Design sorting_system, start of the top module:
module sorting_system(
    input wire clk,              
    input wire rst_n,            
    input wire btn_manual_1,     
    input wire btn_manual_2,     
    input wire sensor_out,
    output wire s0, s1,
    output wire s2, s3,
    output wire led_r, led_g, led_b,
    input wire ir_sensor,        
    output wire servo_pwm_1,     
    output wire servo_pwm_2,     
    output wire led_ir_status    
);
For scale: roughly 380 flip-flops, roughly 16 I/O pins.
Settings: LEC_CHECK=0, ABC_AREA=1, CAP_MARGIN=20, CORE_ASPECT_RATIO=0.92, CORE_MARGIN=2, CORE_UTILIZATION=72, GPL_ROUTABILITY_DRIVEN=0, HOLD_SLACK_MARGIN=0.3, SLEW_MARGIN=20; clock period 2.46 ns.
run.sh (not shown) runs the stock make flow with config.mk's settings and CLKGATE_MAP_FILE=.
The first run reached the layout checks and failed them: negative setup slack.
Next try:
- ABC_AREA: 1 -> default
- CORE_ASPECT_RATIO: 0.92 -> default
- CORE_UTILIZATION: 72 -> 40
- GPL_ROUTABILITY_DRIVEN: 0 -> default
- HOLD_SLACK_MARGIN: 0.3 -> default
- clock period: 2.46 -> 8.0 ns (I/O delays scaled with it)
Now the flow completed without violations.
Design area decreases by 9.2%.
Synthesized cell count decreases by about 14%.
Setup slack improves by 4.3 ns.


The RTL this note starts from:
==> flow/design.v <==
`timescale 1ns / 1ps
module sorting_system(
    input wire clk,              
    input wire rst_n,            
    input wire btn_manual_1,     
    input wire btn_manual_2,     
    input wire sensor_out,
    output wire s0, s1,
    output wire s2, s3,
    output wire led_r, led_g, led_b,
    input wire ir_sensor,        
    output wire servo_pwm_1,     
    output wire servo_pwm_2,     
    output wire led_ir_status    
);
    wire [1:0] detected_color;  
    tcs3200_core_v3 #(
        .SAMPLE_TIME(2500)
    ) color_sensor_inst (
        .clk(clk), .rst_n(rst_n),
        .sensor_out(sensor_out),
        .s0(s0), .s1(s1), .s2(s2), .s3(s3),
        .color_id(detected_color),
        .led_r(led_r), .led_g(led_g), .led_b(led_b)
    );
    reg ir_s1, ir_s2;
    wire ir_edge;
    always @(posedge clk) begin
        if (rst_n) begin
            ir_s1 <= 1'b1;
            ir_s2 <= 1'b1;
        end else begin
            ir_s1 <= ir_sensor;
            ir_s2 <= ir_s1;
        end
    end
    assign ir_edge = (ir_s2 == 1'b1 && ir_s1 == 1'b0);
    assign led_ir_status = ~ir_s2;  
    reg trig_1, trig_2;
    always @(posedge clk) begin
        if (rst_n) begin
            trig_1 <= 0;
            trig_2 <= 0;
        end else begin
            trig_1 <= 0;
            trig_2 <= 0;
            if (ir_edge) begin
                if (detected_color == 2'd1) trig_1 <= 1;
                else if (detected_color == 2'd2) trig_2 <= 1;
            end
        end
    end
    servo_core #(
        .START_DELAY(26250),
        .HOLD_TIME(30000)
    ) servo_1_inst (
        .clk(clk), .rst_n(rst_n),
        .activate(trig_1 | btn_manual_1),
        .pwm_out(servo_pwm_1)
    );
    servo_core #(
        .START_DELAY(50000),
        .HOLD_TIME(30000)
    ) servo_2_inst (
        .clk(clk), .rst_n(rst_n),
        .activate(trig_2 | btn_manual_2),
        .pwm_out(servo_pwm_2)
    );
endmodule
module tcs3200_core_v3(
    input clk, rst_n, sensor_out,
    output wire s0, s1,
    output reg s2, s3,
    output reg [1:0] color_id,
    output reg led_r, led_g, led_b
);
    assign s0 = 1; assign s1 = 1;  
    parameter SAMPLE_TIME = 12500000;  
    localparam RED=0, BLUE=1, GREEN=2;
    reg [1:0] state;
    reg [31:0] timer, counter;
    reg [31:0] r_val, g_val, b_val;
    reg s_in_d, s_in_d2;
    wire s_edge = s_in_d & ~s_in_d2;
    always @(posedge clk) begin
        if (rst_n) begin s_in_d <= 1'b0; s_in_d2 <= 1'b0; end
        else begin s_in_d <= sensor_out; s_in_d2 <= s_in_d; end
    end
    always @(posedge clk) begin
        if (rst_n) begin
            state <= RED; timer <= 0; counter <= 0; s2 <= 0; s3 <= 0;
            r_val <= 0; g_val <= 0; b_val <= 0;
            color_id <= 0; led_r<=0; led_g<=0; led_b<=0;
        end else begin
            if (timer < SAMPLE_TIME) begin
                timer <= timer + 1;
                if (s_edge) counter <= counter + 1;
            end else begin
                timer <= 0; counter <= 0;
                case(state)
                    RED: begin r_val <= counter; state <= BLUE; s2<=0; s3<=1; end
                    BLUE: begin b_val <= counter; state <= GREEN; s2<=1; s3<=1; end
                    GREEN: begin
                        g_val <= counter; state <= RED; s2<=0; s3<=0;
                        if ((r_val + g_val + b_val) > 1000) begin
                            if(r_val > g_val && r_val > b_val) begin
                                color_id <= 1; led_r<=1; led_g<=0; led_b<=0;
                            end else if(g_val > r_val && g_val > b_val) begin
                                color_id <= 2; led_r<=0; led_g<=1; led_b<=0;
                            end else if(b_val > r_val && b_val > g_val) begin
                                color_id <= 3; led_r<=0; led_g<=0; led_b<=1;
                            end
                        end else begin
                             led_r<=0; led_g<=0; led_b<=0;
                        end
                    end
                    default: begin state <= RED; s2<=0; s3<=0; end
                endcase
            end
        end
    end
endmodule
module servo_core #(
    parameter START_DELAY = 0,       
    parameter HOLD_TIME = 125000000  
)(
    input clk, rst_n, activate,
    output reg pwm_out
);
    parameter PWM_TOP = 2500;        
    parameter MIN_PULSE = 62;        
    parameter TARGET_PULSE = 146;    
    parameter STEP = 1;              
    reg [31:0] cnt;
    reg [31:0] duty;
    localparam IDLE=0, WAIT_DELAY=1, MOVE=2, HOLD=3, RETURN=4;
    reg [2:0] state;
    reg [31:0] general_timer;  
    always @(posedge clk) begin
        if (rst_n) begin
            state <= IDLE; duty <= MIN_PULSE; general_timer <= 0;
            cnt <= 0; pwm_out <= 0;
        end else begin
            if (cnt < PWM_TOP) cnt <= cnt + 1; else cnt <= 0;
            pwm_out <= (cnt < duty) ? 1 : 0;
            case(state)
                IDLE: begin
                    duty <= MIN_PULSE;
                    general_timer <= 0;
                    if (activate) begin
                        if (START_DELAY > 0) state <= WAIT_DELAY;
                        else state <= MOVE;
                    end
                end
                WAIT_DELAY: begin
                    if (general_timer < START_DELAY) begin
                        general_timer <= general_timer + 1;
                    end else begin
                        general_timer <= 0;
                        state <= MOVE;
                    end
                end
                MOVE: begin
                    if (duty < TARGET_PULSE) duty <= duty + STEP;
                    else begin
                        duty <= TARGET_PULSE;
                        general_timer <= 0;
                        state <= HOLD;
                    end
                end
                HOLD: begin
                    if (general_timer < HOLD_TIME) general_timer <= general_timer + 1;
                    else state <= RETURN;
                end
                RETURN: begin
                    if (duty > MIN_PULSE) duty <= duty - STEP;
                    else state <= IDLE;
                end
                default: state <= IDLE;
            endcase
        end
    end
endmodule
Settings: LEC_CHECK=0, ABC_AREA=1, CAP_MARGIN=20, CORE_MARGIN=2, CORE_UTILIZATION=72, CTS_CLUSTER_DIAMETER=249, PLACE_DENSITY=0.4, SLEW_MARGIN=20; clock period 5.26 ns.
Edit:
ABC_AREA = default   (was 1)
CTS_CLUSTER_DIAMETER = default   (was 249)
PLACE_DENSITY = default   (was 0.4)
clock period = 4.06 ns   (was 5.26 ns; I/O delays follow)
Outcome: The new run finished but fails on negative setup slack. Final cell count drops by about 11%. Critical path depth goes down by 8. Non-clock buffer count goes up by 71. Die size is lower by about 2.6%.
Edit:
CORE_UTILIZATION = 40   (was 72)
clock period = 3.22 ns   (was 4.06 ns; I/O delays follow)
The changed run finished but failed the layout checks on negative setup slack; clock-buffer cell count went up by 8; utilization shrinks by 33 points; maximum frequency is lower by 2.4%; combinational power went up by 34%; clock skew rose by 0.014 ns; cell count increases by 17%; setup slack degrades by 0.94 ns; routed wire length rises by 2.9%; synthesized cell count does not change.
Edit:
ABC_AREA = 1   (was default)
CORE_UTILIZATION = 72   (was 40)
CTS_CLUSTER_DIAMETER = 313   (was default)
HOLD_SLACK_MARGIN = 0.29   (was default)
clock period = 2.79 ns   (was 3.22 ns; I/O delays follow)
The new run reached the layout checks and failed them: negative setup slack.
Wire length climbs by 9.2%.
Sequential power climbs by 18%.
Die area falls by about 40%.
Final area fell by about 1.9%.
Power is estimated from default activity; no workload was simulated.
